==> run K <==
==> flow/design.v <==
module interFrameSpace (samplePoint, rst, canRX, frameReady, endOverload, isOverload, isStart);
	input wire samplePoint, rst, canRX, frameReady, endOverload;
	output wire isOverload, isStart;
	parameter bit1_intermission = 0, bit2_intermission = 1, bit3_intermission = 2, bus_idle = 3;
	reg [2:0]state;
	reg isOverload0, isStart0;
	reg endError;
	assign isOverload = isOverload0;
	assign isStart = isStart0;
	always @ (posedge samplePoint) begin
		if (rst) begin
			state <= bus_idle;
			isOverload0 <= 0;
			isStart0 <= 0;
			endError <= 0;
		end else begin
		if (frameReady == 0)begin
			state <= bit1_intermission;
			isOverload0 <= 0;
			isStart0 <= 0;
			if (endOverload)
				endError <= 1;
		end
		if (isOverload) begin
			isOverload0 <= 0;
		end
		if (frameReady == 1 && endOverload == 1) begin
			if (canRX == 1) begin
				state <= bit2_intermission;
				isOverload0 <= 0;
				isStart0 <= 0;
			end else begin
				state <= bit1_intermission;
				isOverload0 <= 1;
				isStart0 <= 0;
			end
		end
		if ((frameReady == 1 && endOverload == 0) || endError == 1) begin
			case (state)
				bit1_intermission:
					if (canRX == 1) begin
						state <= bit2_intermission;
						isOverload0 <= 0;
						isStart0 <= 0;
					end else begin
						state <= bit1_intermission;
						isOverload0 <= 1;
						isStart0 <= 0;
						endError <= 0;
					end
				bit2_intermission:
					if (canRX == 1) begin
						state <= bit3_intermission;
						isOverload0 <= 0;
						isStart0 <= 0;
					end else begin
						state <= bit1_intermission;
						isOverload0 <= 1;
						isStart0 <= 0;
						endError <= 0;
					end
				bit3_intermission:
					if (canRX == 1) begin
						state <= bus_idle;
						isOverload0 <= 0;
						isStart0 <= 0;
					end else begin
						state <= bit1_intermission;
						isOverload0 <= 0;
						isStart0 <= 1;
						endError <= 0;
					end
				bus_idle:
					if (canRX == 1) begin
						state <= bus_idle;
						isOverload0 <= 0;
						isStart0 <= 0;
					end else begin
						state <= bit1_intermission;
						isOverload0 <= 0;
						isStart0 <= 1;
						endError <= 0;
					end
			endcase
		end
		end
	end
endmodule
module overload (samplePoint, rst, canRX, isOverload, isError, endOverload);
	input wire samplePoint, rst, canRX, isOverload, isError;
	output wire endOverload;
	parameter overload_flag = 0, overload_superposition = 1, overload_delimiter = 2;
	reg [1:0]state;
	reg [4:0]count;
	reg endOverload0;
	reg alredyOverError;
	assign endOverload = endOverload0;
	always @ (posedge samplePoint) begin
		if (rst) begin
			state <= overload_flag;
			count <= 0;
			endOverload0 <= 0;
			alredyOverError <= 0;
		end else begin
		if (endOverload0) begin
			endOverload0 <= 0;
		end
		if (isOverload == 1 || isError == 1 || alredyOverError == 1) begin
			case (state)
				overload_flag:  
					if (isOverload == 1 || alredyOverError == 1) begin
						if (canRX == 0) begin 
							if (count == 4) begin
								state <= overload_superposition;
								count <= count + 1;
							end else begin
								alredyOverError <= 1;
								count <= count + 1;
							end
						end else if (canRX == 1) begin
							alredyOverError <= 1;
							count <= 0;
							state <= overload_flag;
						end
					end else if (isError == 1 || alredyOverError == 1) begin
						if (canRX == 0) begin 
							if (count == 5) begin
								state <= overload_superposition;
								count <= count + 1;
							end else begin
								alredyOverError <= 1;
								count <= count + 1;
							end
						end else if (canRX == 1) begin
							alredyOverError <= 1;
							count <= 0;
							state <= overload_flag;
						end
					end
				overload_superposition:
					if (canRX == 0) begin 
						if (count < 11) begin
							count <= count + 1;
						end else begin
							count <= 0;
							state <= overload_flag;
						end
					end else if (canRX == 1) begin
						state <= overload_delimiter;
						count <= 1;
					end
				overload_delimiter:
					if (canRX == 1) begin 
						if (count < 7) begin
							count <= count + 1;
						end else begin
							endOverload0 <= 1;
							alredyOverError <= 0;
							state <= overload_flag;
							count <= 0;
						end
					end else if (canRX == 0) begin
						if (count == 7) begin 
							state <= overload_flag;
							count <= 1;
						end else begin
							count <= 0;
							state <= overload_flag;
						end
					end
			endcase
		end
		end
	end
endmodule
module framecontroller
(
	input	sp, rst, CAN_RX, reset, isStuff, errorFlag,
	output reg BS_onoff,
	output reg [1:0]CRCtype,
	output reg BRS_Stop,
	output reg invalidBit,
	output reg  CRCcalc_on,
	output reg  CRCtime, 
	output reg ackValue,
	output reg  RTR_SRR,
	output reg  IDE,
	output reg 	EDL,
	output reg  BRS,
	output reg RTR_r1,
	output reg frameReady
);
	parameter arbID_st = 0, RTR_SRR_st = 1, IDE0_st = 2, IDE1_st = 3, r0_EDL_st = 4;
	parameter extID_st = 5, extRTR_st = 6, r1_EDL_st = 7, r0_FD_st = 8, BRS_st = 9;
	parameter ESI_st = 10, DLC_st = 11, data_st = 12, crc15_st = 13, crc17_st = 14;
	parameter crc21_st = 15, crcDel_st = 16, ack_st = 17, ackDel_st = 18, eof_st = 19;
	parameter ready_st = 20, error_st = 21;
	reg		[4:0]state;
	reg		[9:0]cont;
	reg		[6:0]dlc;
	reg		FD;
	reg		bitlido;
	reg		frameReady_v;
	always @ (posedge sp) begin
		if (rst) begin
			state <= ready_st;
			cont = 0;
			dlc = 0;
			FD = 0;
			BS_onoff = 0;
			CRCtype = 0;
			CRCtime = 0;
			CRCcalc_on = 0;
			BRS_Stop = 0;
			invalidBit = 0;
			ackValue = 0;
			RTR_SRR = 0;
			IDE = 0;
			EDL = 0;
			BRS = 0;
			RTR_r1 = 0;
			frameReady_v = 1;
		end
		else
		if (reset) begin
			state <= arbID_st;
			cont = 1;
			dlc = 0;
			FD = 0;
			BS_onoff = 0;
			CRCtype = 0;
			CRCtime = 0;
			CRCcalc_on = 0;
			BRS_Stop = 0;
			invalidBit = 0;
			ackValue = 0;
			RTR_SRR = 0;
			IDE = 0;
			EDL = 0;
			BRS = 0;
			RTR_r1 = 0;
			frameReady_v = 0;
			BS_onoff = 1;
			CRCcalc_on = 1;
			if(errorFlag)
			begin
				state <= error_st;
			end
		end
		else
		if (~isStuff) begin
			case (state)
				arbID_st:  
					begin
						if(cont < 10)
						begin
							cont = cont +1;
						end
						else
						begin
							state <= RTR_SRR_st;
						end
					end
				RTR_SRR_st:  
					begin
						RTR_SRR = CAN_RX;
						if (CAN_RX)
						begin
							state <= IDE1_st;
						end
						else
						begin
							state <= IDE0_st;
						end
					end
				IDE0_st:
					begin
					IDE = CAN_RX;
					if(~CAN_RX)
						begin
							state <= r0_EDL_st;
						end
					else
						begin
							state <= error_st;
						end
					end
				IDE1_st:
					begin
					IDE = CAN_RX;
					if (CAN_RX)
						begin
							cont = 0;
							state <= extID_st;
						end
						else
						begin
							state <= r0_EDL_st;
						end
					end
				extID_st:
					if (cont < 17)
					begin
						cont = cont + 1;
					end
					else
					begin
						state <= extRTR_st;
					end
				extRTR_st:
					begin
						RTR_r1 = CAN_RX;
						state <= r1_EDL_st;
					end
				r1_EDL_st:
					begin
						EDL = CAN_RX;
						if (CAN_RX)
						begin
							state <= r0_FD_st;
						end
						else
						begin
							state <= r0_EDL_st;
						end
					end
				r0_EDL_st:
					begin
						EDL = CAN_RX;
						if (CAN_RX)
						begin
							state <= r0_FD_st;
						end
						else
						begin
							cont = 0;
							state <= DLC_st;
						end
					end
				r0_FD_st:
					if(~CAN_RX)
					begin
						FD = 1;
						state <= BRS_st;
					end
					else
					begin
						state <= error_st;
					end
				BRS_st:
					begin
						BRS = CAN_RX;
						BRS_Stop = CAN_RX;
						state <= ESI_st;
					end
				ESI_st:
					begin
						cont = 0;
						state <= DLC_st;
					end
				DLC_st: 
					begin
						dlc = dlc << 1;
						dlc = dlc + CAN_RX;
						cont = cont + 1;
						bitlido = CAN_RX;
						if (cont == 4  && dlc != 0) 
						begin
							cont = 0;
							if(dlc > 8 && FD == 0)
							begin
								dlc = 8;
							end
							else if(dlc > 8)
							begin
								case(dlc)
									9:
										dlc = 12;
									10:
										dlc = 16;
									11:
										dlc = 20;
									12:
										dlc = 24;
									13:
										dlc = 32;
									14:
										dlc = 48;
									15:
										dlc = 64;
								endcase
							end
							state <= data_st;
						end
						else if(cont == 4 && dlc == 0)
						begin
							cont =0;
							if(FD == 0)
							begin
								state <= crc15_st;
							end
							else if(dlc <= 16)
							begin
								state <= crc17_st;
							end
							else
							begin
								state <= crc21_st;
							end
						end
					end
				data_st:
					begin
						if(FD)
							begin
								BRS_Stop = 1;
							end
						cont = cont + 1;
						if (cont==8*dlc)  
						begin
							if(FD == 0)
							begin
								cont = 0;
								state <= crc15_st;
							end
							else if(dlc <= 16)
							begin
								cont = 0;
								state <= crc17_st;
							end
							else
							begin
								cont = 0;
								state <= crc21_st;
							end
						end
					end
				crc15_st:
					begin
						CRCcalc_on =0;
						CRCtime = 1;
						CRCtype = 1;
						cont = cont +1;
						if (cont==15)
						begin
							state <= crcDel_st;
						end
					end
				crc17_st:
					begin
						CRCcalc_on =0;
						CRCtime = 1;
						CRCtype = 2;
						cont = cont +1;
						if (cont==17)
						begin
							state <= crcDel_st;
						end
					end
				crc21_st:
					begin
						CRCcalc_on =0;
						CRCtime = 1;
						CRCtype = 3;
						cont = cont +1;
						if (cont==21)
						begin
							state <= crcDel_st;
						end
					end
				crcDel_st:
					begin
						CRCtime = 0;
						CRCtype = 0;
						BS_onoff = 0;
						BRS_Stop = 0;
						if(CAN_RX)
						begin
							state <= ack_st;
						end
						else
						begin
							state <= error_st;
						end
					end
				ack_st:
					state <= ackDel_st;
				ackDel_st:
					if(CAN_RX)
					begin
						cont = 0;
						state <= eof_st;
					end
					else
					begin
						state <= error_st;
					end
				eof_st:
					begin
						cont = cont +1;
						if(cont==7)
						begin
							frameReady_v = 1;
							state <= ready_st;
						end
					end
				ready_st:
					begin
						frameReady_v = 1;
						state <= ready_st;
					end
				error_st:
					begin
						cont = 0;
						dlc = 0;
						FD = 0;
					end
			endcase
		end
		frameReady <= frameReady_v;
	end
endmodule
module DatavsRemote(
RTR_SRR,
IDE,
RTR_r1,
isRemote
);
	input RTR_SRR, IDE, RTR_r1;
	output isRemote;
	assign isRemote = RTR_SRR & (IDE ~^ RTR_r1);
endmodule
module frameSize
(
	input	sp, rst, isStuff, reset,
	output reg [9:0] size
);
	always @ (posedge sp) begin
		if (rst)
			begin
				size <= 10'b0;
			end
		else if (reset)
			begin
				size <= 10'b1;
			end
		else if (~isStuff)
			begin
				size <= size + 1;
			end
	end
endmodule
module frameStorage
(
	input	sp, rst, CAN_RX, isStuff, reset,
	output reg [150:0] frame
);
	always @ (posedge sp) begin
		if (rst)
			begin
				frame = 0;
			end
		else if (reset)
			begin
				frame = 0;
				frame = frame << 1;
				frame = frame + CAN_RX;
			end
		else if (~isStuff)
			begin
				frame = frame << 1;
				frame = frame + CAN_RX;
			end
	end
endmodule
module frameMakerTop (samplePoint, reset, canRX, isError, isStuff, endOverload, BS_onoff, CRCtype, BRS_Stop, invalidBit, CRCcalc_on, CRCtime, ackValue, IDE, EDL, BRS, isRemote, size, frame, frameReady, isStart);
	input wire samplePoint, reset, canRX, isError, isStuff;
	output wire endOverload, BS_onoff, BRS_Stop, invalidBit, CRCcalc_on, CRCtime, ackValue, IDE, EDL, BRS, isRemote, frameReady, isStart;
	output wire [1:0] CRCtype;
	output wire [9:0] size;
	output wire [150:0] frame;
	wire isOverloadFromInterframe, RTR_SRR, RTR_r1;
	interFrameSpace ifs (samplePoint, reset, canRX, frameReady, endOverload, isOverloadFromInterframe, isStart);
	overload ov (samplePoint, reset, canRX, isOverloadFromInterframe, isError, endOverload);
	framecontroller fc (samplePoint, reset, canRX, isStart, isStuff, isError, BS_onoff, CRCtype, BRS_Stop, invalidBit, CRCcalc_on, CRCtime, ackValue, RTR_SRR, IDE, EDL, BRS, RTR_r1, frameReady);
	DatavsRemote dr (RTR_SRR, IDE, RTR_r1, isRemote);
	frameSize fsz (samplePoint, reset, isStuff, isStart, size);
	frameStorage fst (samplePoint, reset, canRX, isStuff, isStart, frame);
endmodule
==> flow/run.sh <==
#!/bin/bash
# the make line also repeats each setting of config.mk as NAME=value (left out here)
make -C /OpenROAD-flow-scripts/flow DESIGN_CONFIG=/design/flow/config.mk WORK_HOME=/design/flow/orfs CLKGATE_MAP_FILE= finish
==> flow/config.mk <==
export PLATFORM = sky130hd
export DESIGN_NAME = frameMakerTop
export DESIGN_NICKNAME = frameMakerTop
export VERILOG_FILES = /design/flow/design.v
export SDC_FILE = /design/flow/constraint.sdc
export NUM_CORES = 4
export LEC_CHECK = 0
export ABC_AREA = 0
export CAP_MARGIN = 5
export CELL_PAD_IN_SITES_DETAIL_PLACEMENT = 1
export CELL_PAD_IN_SITES_GLOBAL_PLACEMENT = 1
export CORE_ASPECT_RATIO = 0.82
export CORE_MARGIN = 2
export CORE_UTILIZATION = 36
export CTS_CLUSTER_SIZE = 58
export GPL_ROUTABILITY_DRIVEN = 1
export HOLD_SLACK_MARGIN = 0.03
export MAX_ROUTING_LAYER = met5
export PLACE_DENSITY_LB_ADDON = 0.01
export SETUP_SLACK_MARGIN = 0.44
export SLEW_MARGIN = 20
export TNS_END_PERCENT = 40
==> flow/constraint.sdc <==
create_clock -name core_clock -period 5.21 [get_ports {samplePoint}]
set_input_delay 1.0420 -clock core_clock [delete_from_list [all_inputs] [get_ports {samplePoint}]]
set_output_delay 1.0420 -clock core_clock [all_outputs]
set_load 0.01 [all_outputs]
==> run D: changes against run K <==
- ABC_AREA: 0 -> 1
- CAP_MARGIN: 5 -> 20
- CELL_PAD_IN_SITES_DETAIL_PLACEMENT: 1 -> default
- CELL_PAD_IN_SITES_GLOBAL_PLACEMENT: 1 -> default
- CORE_ASPECT_RATIO: 0.82 -> default
- CORE_UTILIZATION: 36 -> 72
- CTS_CLUSTER_DIAMETER: default -> 345
- CTS_CLUSTER_SIZE: 58 -> default
- GPL_ROUTABILITY_DRIVEN: 1 -> default
- HOLD_SLACK_MARGIN: 0.03 -> default
- MAX_ROUTING_LAYER: met5 -> default
- PLACE_DENSITY: default -> 0.39
- PLACE_DENSITY_LB_ADDON: 0.01 -> default
- SETUP_SLACK_MARGIN: 0.44 -> 0.9
- TNS_END_PERCENT: 40 -> 5
==> flow/constraint.sdc (replaced) <==
create_clock -name core_clock -period 3.31 [get_ports {samplePoint}]
set_input_delay 0.6620 -clock core_clock [delete_from_list [all_inputs] [get_ports {samplePoint}]]
set_output_delay 0.6620 -clock core_clock [all_outputs]
set_load 0.01 [all_outputs]
==> run G: changes against run K <==
- ABC_AREA: 0 -> 1
- CAP_MARGIN: 5 -> 20
- CELL_PAD_IN_SITES_DETAIL_PLACEMENT: 1 -> default
- CELL_PAD_IN_SITES_GLOBAL_PLACEMENT: 1 -> default
- CORE_ASPECT_RATIO: 0.82 -> default
- CORE_UTILIZATION: 36 -> 37
- CTS_CLUSTER_SIZE: 58 -> default
- GPL_ROUTABILITY_DRIVEN: 1 -> default
- HOLD_SLACK_MARGIN: 0.03 -> 0.07
- MAX_ROUTING_LAYER: met5 -> met4
- MIN_ROUTING_LAYER: default -> met2
- PLACE_DENSITY_LB_ADDON: 0.01 -> default
- SETUP_SLACK_MARGIN: 0.44 -> default
- TNS_END_PERCENT: 40 -> default
==> flow/constraint.sdc (replaced) <==
create_clock -name core_clock -period 4.28 [get_ports {samplePoint}]
set_input_delay 0.8560 -clock core_clock [delete_from_list [all_inputs] [get_ports {samplePoint}]]
set_output_delay 0.8560 -clock core_clock [all_outputs]
set_load 0.01 [all_outputs]
==> results.txt <==
impl run done, here's what came out: first-pass GRT wire length 44.3 mm, clk latency late pin 0.52 ns, Synth Area in Simple Gates 18.0%, Crit path buffers/inverters 1, post-layout util 47.4%, status finished clean
-- figures above: run K

==> results.txt <==
impl run done, here's what came out: status finished clean, first-pass GRT wire length 59.6 mm, post-layout util 96.0%, IO Pins 181, Crit path buffers/inverters 0, clk latency late pin 0.54 ns, Final non-clock buffer share 15.8%
-- figures above: run D

==> results.txt <==
impl run done, here's what came out: largest cell class by area registers, Synth Area in Simple Gates 26.6%, Crit path buffers/inverters 4, Comb power 0.000286 W, status finished clean, first-pass GRT wire length 43.9 mm
-- figures above: run G

Power figures rest on the tool's default switching activity, not on a simulated workload.
